Setup of old:
## convolution
module convolution(clk, reset, start, x, y, z, done, mem_rd_adr, mem_rd_data, out_we, out_adr, out_data);
make LEC_CHECK=0 ABC_AREA=1 CAP_MARGIN=20 CORE_MARGIN=7 CORE_UTILIZATION=40 GPL_TIMING_DRIVEN=0 PLACE_DENSITY=0.85 SLEW_MARGIN=20 finish   # period 8.6 ns
run.sh (not shown) runs the stock make flow with config.mk's settings and CLKGATE_MAP_FILE=.
The following lists how new was set up differently from old:
- changing CORE_MARGIN from 7 to 2
- setting CTS_CLUSTER_SIZE to 99 for the first time
- removing PLACE_DENSITY (formerly 0.85)
- removing ABC_AREA (formerly 1)
- changing CORE_UTILIZATION from 40 to 72
- removing GPL_TIMING_DRIVEN (formerly 0)
- changing the clock period (ns, I/O delays scaled along) from 8.6 to 6.33
Notes after the runs:
In new the implementation ran to completion but is not tape-out ready, as the final checks report setup timing.
[compare] base=old new=new: area growth from synthesis to layout has decreased, maximum achievable frequency has increased, final non-filler cell total has decreased, worst hold slack has increased, simple-gate portion of the synthesized area has decreased.

* * *

## indigo
Starting RTL as in the previous note.
make LEC_CHECK=0 CAP_MARGIN=40 CELL_PAD_IN_SITES_DETAIL_PLACEMENT=0 CELL_PAD_IN_SITES_GLOBAL_PLACEMENT=3 CORE_ASPECT_RATIO=0.66 CORE_MARGIN=2 CORE_UTILIZATION=44 CTS_CLUSTER_DIAMETER=87 GPL_ROUTABILITY_DRIVEN=1 MIN_ROUTING_LAYER=met2 PLACE_DENSITY_LB_ADDON=0.18 SETUP_SLACK_MARGIN=1.61 SLEW_MARGIN=20 finish   # period 11.6 ns
indigo reached the end of the flow, and the finished layout is clean on the timing, DRC and antenna checks.
--- input diff indigo..cedar ---
==> flow/config.mk <==
export PLATFORM = sky130hd
export DESIGN_NAME = convolution
export DESIGN_NICKNAME = convolution
export VERILOG_FILES = /design/flow/design.v
export SDC_FILE = /design/flow/constraint.sdc
export NUM_CORES = 4
export LEC_CHECK = 0
export ABC_AREA = 1
export CAP_MARGIN = 20
export CORE_MARGIN = 2
export CORE_UTILIZATION = 72
export CTS_CLUSTER_SIZE = 63
export HOLD_SLACK_MARGIN = 0.27
export PLACE_DENSITY_LB_ADDON = 0.27
export SLEW_MARGIN = 20
==> flow/constraint.sdc <==
create_clock -name core_clock -period 5.26 [get_ports {clk}]
set_input_delay 1.0520 -clock core_clock [delete_from_list [all_inputs] [get_ports {clk}]]
set_output_delay 1.0520 -clock core_clock [all_outputs]
set_load 0.01 [all_outputs]
### Flow results
- Every stage of cedar finished as expected; the final checks, on the other hand, flagged negative setup slack, which means the layout fails.
- On combinational fraction of design power: cedar sits above indigo.
- Power of the sequential group (cedar vs. indigo) increases by more than 100%
- NOTE: number of clock-tree buffers in the layout in cedar falls short of that of indigo
- Between indigo and cedar, the flow reports pin count of the biggest net entering global routing increasing by more than a quarter.
- Placed standard-cell area ended up 0.0016 sq mm higher on cedar than on indigo.
Modified inputs, pepper compared to cedar
diff --git a/flow/config.mk b/flow/config.mk
--- a/flow/config.mk
+++ b/flow/config.mk
@@ -8 +7,0 @@
-export ABC_AREA = 1
@@ -11,2 +10,2 @@
-export CORE_UTILIZATION = 72
-export CTS_CLUSTER_SIZE = 63
+export CORE_UTILIZATION = 70
+export CTS_CLUSTER_SIZE = 77
@@ -14 +13,2 @@
-export PLACE_DENSITY_LB_ADDON = 0.27
+export PLACE_DENSITY_LB_ADDON = 0.0
+export SETUP_SLACK_MARGIN = 1.33
@@ -15,0 +16 @@
+export TNS_END_PERCENT = 5
==> flow/constraint.sdc <==
create_clock -name core_clock -period 4.64 [get_ports {clk}]
set_input_delay 0.9280 -clock core_clock [delete_from_list [all_inputs] [get_ports {clk}]]
set_output_delay 0.9280 -clock core_clock [all_outputs]
set_load 0.01 [all_outputs]
[summary]
Combinational cell area excluding buffers and inverters (pepper vs. cedar) increases by a few percent
Compared with cedar, in pepper critical path depth lost 11%, total power picked up an extra about 10%, power drawn by the clock network picked up an extra about 10%.
cedar has lower ratio of total power to cell area than pepper.
When pepper is measured against cedar, its aggregate negative setup slack turns out 29.07 ns lower.
Although pepper finished all stages, its layout failed final checks on negative setup slack.
Looking at instance count of the mapped netlist, pepper sits 3463 lower than cedar does.
dp.gen_filters[3].pe.mac1.acc.out[10] as the critical path capture point was reported by pepper, and dp.gen_filters[3].pe.mac1.acc.out[11] by cedar.
pepper vs cedar — area of the synthesized netlist per yosys stat dropped slightly
Here is what was changed in the inputs of xenon compared with pepper.
diff --git a/flow/config.mk b/flow/config.mk
--- a/flow/config.mk
+++ b/flow/config.mk
@@ -10,5 +10,5 @@
-export CORE_UTILIZATION = 70
-export CTS_CLUSTER_SIZE = 77
-export HOLD_SLACK_MARGIN = 0.27
-export PLACE_DENSITY_LB_ADDON = 0.0
-export SETUP_SLACK_MARGIN = 1.33
+export CORE_UTILIZATION = 40
+export GPL_TIMING_DRIVEN = 0
+export MAX_ROUTING_LAYER = met4
+export MIN_ROUTING_LAYER = met2
+export SETUP_SLACK_MARGIN = 0.34
@@ -16 +16 @@
-export TNS_END_PERCENT = 5
+export TNS_END_PERCENT = 15
==> flow/constraint.sdc <==
create_clock -name core_clock -period 9.0 [get_ports {clk}]
set_input_delay 1.8000 -clock core_clock [delete_from_list [all_inputs] [get_ports {clk}]]
set_output_delay 1.8000 -clock core_clock [all_outputs]
set_load 0.01 [all_outputs]
Results
- Diff xenon and pepper: setup slack after placement higher in xenon
- Number of setup buffers added after CTS on xenon is down relative to pepper.
- Between xenon and pepper, it is xenon whose routed length on met3 is higher, by about 360%.
- pepper → xenon: sequential share of layout area shows a reduction of 0.25 points, number of flip-flops and latches shows no meaningful change.
- Re number of buffers outside the clock class in the layout: xenon and pepper aren't equal, and the lower value belongs to xenon.
- The initial antenna violation count of xenon falls short of that of pepper by 4.
- Comparing xenon and pepper, the one run not ending clean was pepper.
- In pepper the implementation completed, yet the final layout does not meet the checks, the culprit being negative setup slack.
- Min register-to-register slack across xenon and pepper: pepper
- In xenon, the synthesis-to-finish area growth came out 0.53 points above the value in pepper.
No activity file was given, so power comes from the tool's default toggle rates.
